## build 27
// accel_display
module accel_display(
	input 		          		clk,         
	input 		          		reset_n,
	input 		     [1:0]		SW,
	input 		          		data_update,
	input 		     [15:0]		data_x,
	input 		     [15:0]		data_y,
	output		     [7:0]		HEX0,
	output		     [7:0]		HEX1,
	output		     [7:0]		HEX2,
	output		     [7:0]		HEX3,
	output		reg  [3:0]		VGA_B,
	output		reg  [3:0]		VGA_G,
	output		reg          	VGA_HS,
	output		reg  [3:0]		VGA_R,
	output		reg          	VGA_VS
);
	wire [32:0] smooth_outx, smooth_outy;
	reg  [9:0] pixel_x1, pixel_x2; 
	wire [9:0] x1, x2;
	reg  [9:0] pixel_y1, pixel_y2;
	wire [9:0] y1, y2;
	reg  [7:0] addr;
	wire [11:0] colors;
	reg  [0:0] en;
	reg  [0:0] en_q;
	reg  [9:0] count;
	wire [9:0]  col, row;
	reg  [3:0]   red, green, blue;
	wire  h_sync, v_sync;
	wire  disp_ena;
	smoothFilter x_axis (.clock(clk), .reset_n(reset_n), .enable(VGA_HS), .select(SW[1:0]), .data_x(data_x), 
	                     .data_update(data_update), .smooth_out(smooth_outx));
	smoothFilter y_axis (.clock(clk), .reset_n(reset_n), .enable(VGA_VS), .select(SW[1:0]), .data_x(data_y), 
	                     .data_update(data_update), .smooth_out(smooth_outy));
	BCDconvert BCD_x (.bin(count), .nothing(1'b0), .sign(HEX3), 
	                  .hunBCD(HEX2), .tenBCD(HEX1), .oneBCD(HEX0));
	always @(posedge clk) begin
		if (disp_ena == 1'b1) begin
			VGA_R <= red;
			VGA_B <= blue;
			VGA_G <= green;
		end else begin
			VGA_R <= 4'd0;
			VGA_B <= 4'd0;
			VGA_G <= 4'd0;
		end
		VGA_HS <= h_sync;
		VGA_VS <= v_sync;
	end
	vga_controller control (.pixel_clk(clk), .reset_n(reset_n), .h_sync (h_sync),
                           .v_sync(v_sync), .disp_ena(disp_ena), .column(col), .row(row));
	ram  memory (.clock(clk), .address(addr) , .data_out(colors));
	assign x1 = 10'd311 + smooth_outx[9:0];
	assign x2 = 10'd326 + smooth_outx[9:0];
	assign y1 = 10'd231 + smooth_outy[9:0];
	assign y2 = 10'd246 + smooth_outy[9:0];
	always @(*) begin 
		pixel_x1 = x1;
		pixel_x2 = x2;
	end
	always @(*) begin
		if (y1[9] == 1'b1) begin
			pixel_y1 = 10'd0;
			pixel_y2 = 10'd15;
		end
		else if (y2 >= 10'd479) begin
			pixel_y1 = 10'd464;
			pixel_y2 = 10'd479;
		end
		else begin
			pixel_y1 = y1;
			pixel_y2 = y2;
		end
	end
	always @(posedge clk) begin
		if (!reset_n) begin
			en_q  <= 1'b0;
			count <= 10'd0;
		end else begin
  ...
make LEC_CHECK=0 ABC_AREA=1 CAP_MARGIN=5 CORE_MARGIN=2 CORE_UTILIZATION=72 CTS_CLUSTER_DIAMETER=227 SETUP_SLACK_MARGIN=3.15 SLEW_MARGIN=20 finish   # period 10.6 ns
run.sh (not shown) runs the stock make flow with config.mk's settings and CLKGATE_MAP_FILE=.
Run status, build 27: aborted in global routing (5_1_grt), error GRT-0232
The following lists how build 44 was set up differently from build 27:
- an added PLACE_DENSITY of 0.6
- a change of CAP_MARGIN from 5 to 20
- a change of CORE_UTILIZATION from 72 to 54
- a deleted SETUP_SLACK_MARGIN that had been 3.15
- a deleted ABC_AREA that had been 1
- a deleted CTS_CLUSTER_DIAMETER that had been 227
- a change of the clock period (ns, I/O delays scaled along) from 10.6 to 16.2
[summary]
Build 44 went all the way through synthesis, placement and routing and the layout is clean on timing, DRC and antenna.
Multiplexer area fraction after synthesis came out higher on build 44 than on build 27.
Build 27 -> build 44: overall die height increased by more than 10%
Cmp build 44 vs build 27: number of instances in the placed design lower in build 44
Build 44 vs build 27, number of resized instances in the post-cts repair step went down by 269.
The following lists how build 36 was set up differently from build 44:
- CORE_UTILIZATION: 54 -> 61
- ABC_AREA: unset -> 1
- CTS_CLUSTER_DIAMETER: unset -> 238
- the clock period (ns, I/O delays scaled along): 16.2 -> 12.4
--- outcome ---
Build 44 has a lower number of nets in the finished design than build 36. Ratio of final minimum period to clock period came out higher on build 36 than on build 44. In the metrics for build 44 and build 36, the one carrying the lower slew at the pin closest to its max-slew limit is build 36. Detailed-routing wirelength on met1 up 9.5% in build 36 wrt build 44.
Inputs modified between build 36 and build 42:
- SETUP_SLACK_MARGIN newly set to 3.42
- PLACE_DENSITY removed (was 0.6)
- CTS_CLUSTER_DIAMETER removed (was 238)
- ABC_AREA removed (was 1)
- CORE_UTILIZATION changed from 61 to 60
- the clock period (ns, I/O delays scaled along) changed from 12.4 to 11.8
==> comparison <==
Die size: build 42 exceeds build 36. Compare build 36 and build 42 | combinational-cell power consumption higher: build 36. Of build 36 and build 42, the higher met1 wire length belongs to build 36. On build 42: final standard cell area without fillers is 3500 um2 higher than what build 36 gave. Per the comparison of build 42 with build 36, power shrank by 4200 uW, worst endpoint data arrival time shrank by 0.25 ns.


Starting RTL as in the previous note.
export LEC_CHECK = 0
export ABC_AREA = 1
export CAP_MARGIN = 20
export CORE_MARGIN = 2
export CORE_UTILIZATION = 72
export CTS_CLUSTER_DIAMETER = 221
export CTS_CLUSTER_SIZE = 14
export GPL_ROUTABILITY_DRIVEN = 1
export PLACE_DENSITY_LB_ADDON = 0.04
export SETUP_SLACK_MARGIN = -0.91
export SLEW_MARGIN = 10
export TNS_END_PERCENT = 5
create_clock -name core_clock -period 9.27 [get_ports {clk}]
The baseline finished with negative setup slack left.
Change:
- ABC_AREA: 1 -> unset
- CORE_UTILIZATION: 72 -> 35
- CTS_CLUSTER_DIAMETER: 221 -> unset
- CTS_CLUSTER_SIZE: 14 -> unset
- GPL_ROUTABILITY_DRIVEN: 1 -> unset
- PLACE_DENSITY: unset -> 0.6
- PLACE_DENSITY_LB_ADDON: 0.04 -> unset
- SETUP_SLACK_MARGIN: -0.91 -> unset
- SLEW_MARGIN: 10 -> 20
- TNS_END_PERCENT: 5 -> unset
- clock period: 9.27 -> 24.7 ns (I/O delays scaled with it)
Effect:
- The changed run completed with no timing, DRC or antenna violations
- total power goes down by 84%
- clock-buffer cell count grows by 44
- combinational power falls by 98%
- non-clock buffer count is lower by 410
- cell area shrinks by 4.7%
Change:
- CAP_MARGIN: 20 -> 5
- CORE_UTILIZATION: 35 -> 72
- PLACE_DENSITY: 0.6 -> unset
- clock period: 24.7 -> 13.9 ns (I/O delays scaled with it)
Result: The changed run completed with no timing, DRC or antenna violations. Power is higher by 70%. Wire length is higher by 5.6%. Final cell count is lower by 14%.
Change:
- ABC_AREA: unset -> 1
- CTS_CLUSTER_DIAMETER: unset -> 227
- SETUP_SLACK_MARGIN: unset -> 2.72
- clock period: 13.9 -> 10.6 ns (I/O delays scaled with it)
Outcome:
- Now the flow never finished: it broke off in 5_1_grt
- area after synthesis came out higher by 0.91%
- synthesized cell count is higher by 25%
- die area increases by 0.89%


accel_display again, from the RTL that the note above started with.
clock: 8.34 ns
lec_check: 0
abc_area: 1
cap_margin: 20
core_margin: 2
core_utilization: 72
cts_cluster_diameter: 324
cts_cluster_size: 98
place_density: 0.43
setup_slack_margin: -0.75
slew_margin: 20
The baseline stopped in global routing.
Then changed:
ABC_AREA = not set   (was 1)
CORE_UTILIZATION = 64   (was 72)
CTS_CLUSTER_DIAMETER = not set   (was 324)
CTS_CLUSTER_SIZE = not set   (was 98)
PLACE_DENSITY = 0.6   (was 0.43)
SETUP_SLACK_MARGIN = not set   (was -0.75)
clock period = 12.4 ns   (was 8.34 ns; I/O delays follow)
With this change the flow produced a clean layout.
Area after synthesis decreases by 0.90%.
Die size increases by 11%.
Synthesized cell count decreases by 20%.
Then changed:
ABC_AREA = 1   (was not set)
CORE_UTILIZATION = 71   (was 64)
CTS_CLUSTER_DIAMETER = 238   (was not set)
CTS_CLUSTER_SIZE = 72   (was not set)
clock period = 9.11 ns   (was 12.4 ns; I/O delays follow)
After rerunning: The new run did not get past global routing on GRT-0232; synthesized area climbs by 0.91%; die size drops by 8.9%; synthesized cell count climbs by 25%.


== the baseline ==
Starting RTL as in the previous note.
// accel_display
module accel_display(
	input 		          		clk,         
	input 		          		reset_n,
	input 		     [1:0]		SW,
	input 		          		data_update,
	input 		     [15:0]		data_x,
	input 		     [15:0]		data_y,
	output		     [7:0]		HEX0,
	output		     [7:0]		HEX1,
	output		     [7:0]		HEX2,
	output		     [7:0]		HEX3,
	output		reg  [3:0]		VGA_B,
	output		reg  [3:0]		VGA_G,
	output		reg          	VGA_HS,
	output		reg  [3:0]		VGA_R,
	output		reg          	VGA_VS
);
clock: 10.1 ns
lec_check: 0
abc_area: 1
cap_margin: 20
core_margin: 2
core_utilization: 70
cts_cluster_diameter: 221
cts_cluster_size: 75
gpl_routability_driven: 1
place_density: 0.59
setup_slack_margin: 1.17
slew_margin: 10
tns_end_percent: 95
The baseline: it failed with a tool error in global routing, so there are no final results.
What the candidate does differently from the baseline at the input level:
- a change of CORE_UTILIZATION from 70 to 64
- a deleted CTS_CLUSTER_DIAMETER that had been 221
- a change of CTS_CLUSTER_SIZE from 75 to 14
- a change of TNS_END_PERCENT from 95 to 15
- a deleted ABC_AREA that had been 1
- a change of the clock period (ns, I/O delays scaled along) from 10.1 to 10.9
Nothing crashed in the candidate and all stages finished; the problem is that the final layout failed, the offending checks being setup timing. The candidate ends up with a clock buffer count from CTS that is 46 higher than in the baseline. NOTE: yosys synthesis chip area in the candidate falls short of that of the baseline. On the candidate: post-cts resize count is 34% lower than what the baseline gave. Delta (the candidate minus the baseline): synthesized area now smaller; worst setup slack after placement now smaller; die area now larger. Going from the baseline to the candidate, standard cell core area grew by a little under 10%.


accel_display again, from the RTL that the note above started with.
make LEC_CHECK=0 ABC_AREA=1 CAP_MARGIN=20 CELL_PAD_IN_SITES_GLOBAL_PLACEMENT=2 CORE_MARGIN=2 CORE_UTILIZATION=69 CTS_CLUSTER_DIAMETER=59 GPL_ROUTABILITY_DRIVEN=0 GPL_TIMING_DRIVEN=0 HOLD_SLACK_MARGIN=0.25 MAX_ROUTING_LAYER=met4 PLACE_DENSITY=0.6 SETUP_SLACK_MARGIN=0.77 SLEW_MARGIN=20 finish   # period 26.9 ns
The baseline stopped in global placement without I/O with GPL-0301.
Then changed:
Settings changed: CELL_PAD_IN_SITES_GLOBAL_PLACEMENT 2 to not set, CORE_UTILIZATION 69 to 70, CTS_CLUSTER_DIAMETER 59 to not set, GPL_ROUTABILITY_DRIVEN 0 to not set, GPL_TIMING_DRIVEN 0 to not set, HOLD_SLACK_MARGIN 0.25 to not set, MAX_ROUTING_LAYER met4 to not set, SETUP_SLACK_MARGIN 0.77 to not set.
Clock period 26.9 ns to 10.1 ns, I/O delays scaled along.
What happened: This time the run finished with negative setup slack left. Die size decreases by 1.4%. Synthesized cell count stays the same. Synthesized area does not change.
Power is estimated from default activity; no workload was simulated.
